## ArquitecturaHybridARMIPS
module ArquitecturaHybridARMIPS(input logic clk, reset,
										  output logic [31:0] imem_addr,
										  input logic [31:0] imem_rdata,
										  output logic [31:0] mem_addr,
										  output logic dmem_we,
										  output logic [31:0] dmem_wdata,
										  input logic [31:0] dmem_rdata,
										  output logic pmem_we,
										  output logic [1:0] pmem_wdata,
										  input logic [1:0] pmem_rdata,
										  output logic rf_we,
										  output logic [3:0] rf_waddr,
										  output logic [31:0] rf_wdata);
For scale: ~5300 cells after synthesis, roughly 840 flip-flops, about 210 I/O pins.
make LEC_CHECK=0 CAP_MARGIN=20 CORE_MARGIN=2 CORE_UTILIZATION=66 CTS_CLUSTER_SIZE=52 MAX_ROUTING_LAYER=met4 SETUP_SLACK_MARGIN=1.95 SLEW_MARGIN=20 TNS_END_PERCENT=5 finish   # period 7.59 ns
run.sh (not shown) runs the stock make flow with config.mk's settings and CLKGATE_MAP_FILE=.
The baseline never finished: it broke off in 5_1_grt with GRT-0232.
Change:
--- a/flow/config.mk
+++ b/flow/config.mk
@@ -8,8 +8,5 @@
 export CAP_MARGIN = 20
 export CORE_MARGIN = 2
-export CORE_UTILIZATION = 66
-export CTS_CLUSTER_SIZE = 52
-export MAX_ROUTING_LAYER = met4
-export SETUP_SLACK_MARGIN = 1.95
+export CORE_UTILIZATION = 58
+export SETUP_SLACK_MARGIN = 0.87
 export SLEW_MARGIN = 20
-export TNS_END_PERCENT = 5
==> flow/constraint.sdc (replaced) <==
create_clock -name core_clock -period 8.14 [get_ports {clk}]
set_input_delay 1.6280 -clock core_clock [delete_from_list [all_inputs] [get_ports {clk}]]
set_output_delay 1.6280 -clock core_clock [all_outputs]
set_load 0.01 [all_outputs]
This time the run ran to the end with violations: negative setup slack.
Synthesized area is unchanged.
Synthesized cell count does not change.
Die size came out higher by 14%.
Change:
--- a/flow/config.mk
+++ b/flow/config.mk
@@ -7,6 +7,5 @@
 export LEC_CHECK = 0
 export CAP_MARGIN = 20
-export CORE_MARGIN = 2
-export CORE_UTILIZATION = 58
-export SETUP_SLACK_MARGIN = 0.87
+export CORE_MARGIN = 5
+export CORE_UTILIZATION = 40
 export SLEW_MARGIN = 20
==> flow/constraint.sdc (replaced) <==
create_clock -name core_clock -period 14.0 [get_ports {clk}]
set_input_delay 2.8000 -clock core_clock [delete_from_list [all_inputs] [get_ports {clk}]]
set_output_delay 2.8000 -clock core_clock [all_outputs]
set_load 0.01 [all_outputs]
Outcome: The new run finished clean; total power goes down by about 46%; utilization goes down by 23 points; routed wire length goes up by about 2.5%; sequential cell count stays the same; combinational power goes down by 55%; worst hold slack degrades by 0.0035 ns; clock skew goes up by 0.017 ns; design area goes down by about 3%; global-route usage goes down by 17 points.
Change:
--- a/flow/config.mk
+++ b/flow/config.mk
@@ -6,6 +6,8 @@
 export NUM_CORES = 4
 export LEC_CHECK = 0
+export ABC_AREA = 0
 export CAP_MARGIN = 20
-export CORE_MARGIN = 5
-export CORE_UTILIZATION = 40
+export CORE_MARGIN = 2
+export CORE_UTILIZATION = 72
+export CTS_CLUSTER_SIZE = 15
 export SLEW_MARGIN = 20
==> flow/constraint.sdc (replaced) <==
create_clock -name core_clock -period 7.48 [get_ports {clk}]
set_input_delay 1.4960 -clock core_clock [delete_from_list [all_inputs] [get_ports {clk}]]
set_output_delay 1.4960 -clock core_clock [all_outputs]
set_load 0.01 [all_outputs]
Effect:
- The new run aborted during 5_1_grt (GRT-0116)
- synthesized cell count does not change
- die size shrinks by well over a third
- synthesized area does not change
Change:
--- a/flow/config.mk
+++ b/flow/config.mk
@@ -6,8 +6,8 @@
 export NUM_CORES = 4
 export LEC_CHECK = 0
-export ABC_AREA = 0
+export ABC_AREA = 1
 export CAP_MARGIN = 20
 export CORE_MARGIN = 2
-export CORE_UTILIZATION = 72
-export CTS_CLUSTER_SIZE = 15
+export CORE_UTILIZATION = 68
+export PLACE_DENSITY_LB_ADDON = 0.2
 export SLEW_MARGIN = 20
==> flow/constraint.sdc (replaced) <==
create_clock -name core_clock -period 6.33 [get_ports {clk}]
set_input_delay 1.2660 -clock core_clock [delete_from_list [all_inputs] [get_ports {clk}]]
set_output_delay 1.2660 -clock core_clock [all_outputs]
set_load 0.01 [all_outputs]
Now the flow reached the layout checks and failed them: negative setup slack.
Die area increases by about 2.5%.
Synthesized area decreases by about 3%.
Synthesized cell count went up by 18%.
Change:
--- a/flow/config.mk
+++ b/flow/config.mk
@@ -6,8 +6,6 @@
 export NUM_CORES = 4
 export LEC_CHECK = 0
-export ABC_AREA = 1
 export CAP_MARGIN = 20
-export CORE_MARGIN = 2
-export CORE_UTILIZATION = 68
-export PLACE_DENSITY_LB_ADDON = 0.2
+export CORE_MARGIN = 5
+export CORE_UTILIZATION = 57
 export SLEW_MARGIN = 20
==> flow/constraint.sdc (replaced) <==
create_clock -name core_clock -period 8.22 [get_ports {clk}]
set_input_delay 1.6440 -clock core_clock [delete_from_list [all_inputs] [get_ports {clk}]]
set_output_delay 1.6440 -clock core_clock [all_outputs]
set_load 0.01 [all_outputs]
- The changed run ran to the end with violations: negative setup slack
- design area went up by 3.5%
- count of clock-buffer cells in the layout shrinks by 4
- utilization went down by 13 points
- fmax drops by 3.4%
- sequential power drops by 22%
- synthesized cell count falls by 15%
- clock skew is lower by 0.029 ns
Power is estimated from default activity; no workload was simulated.
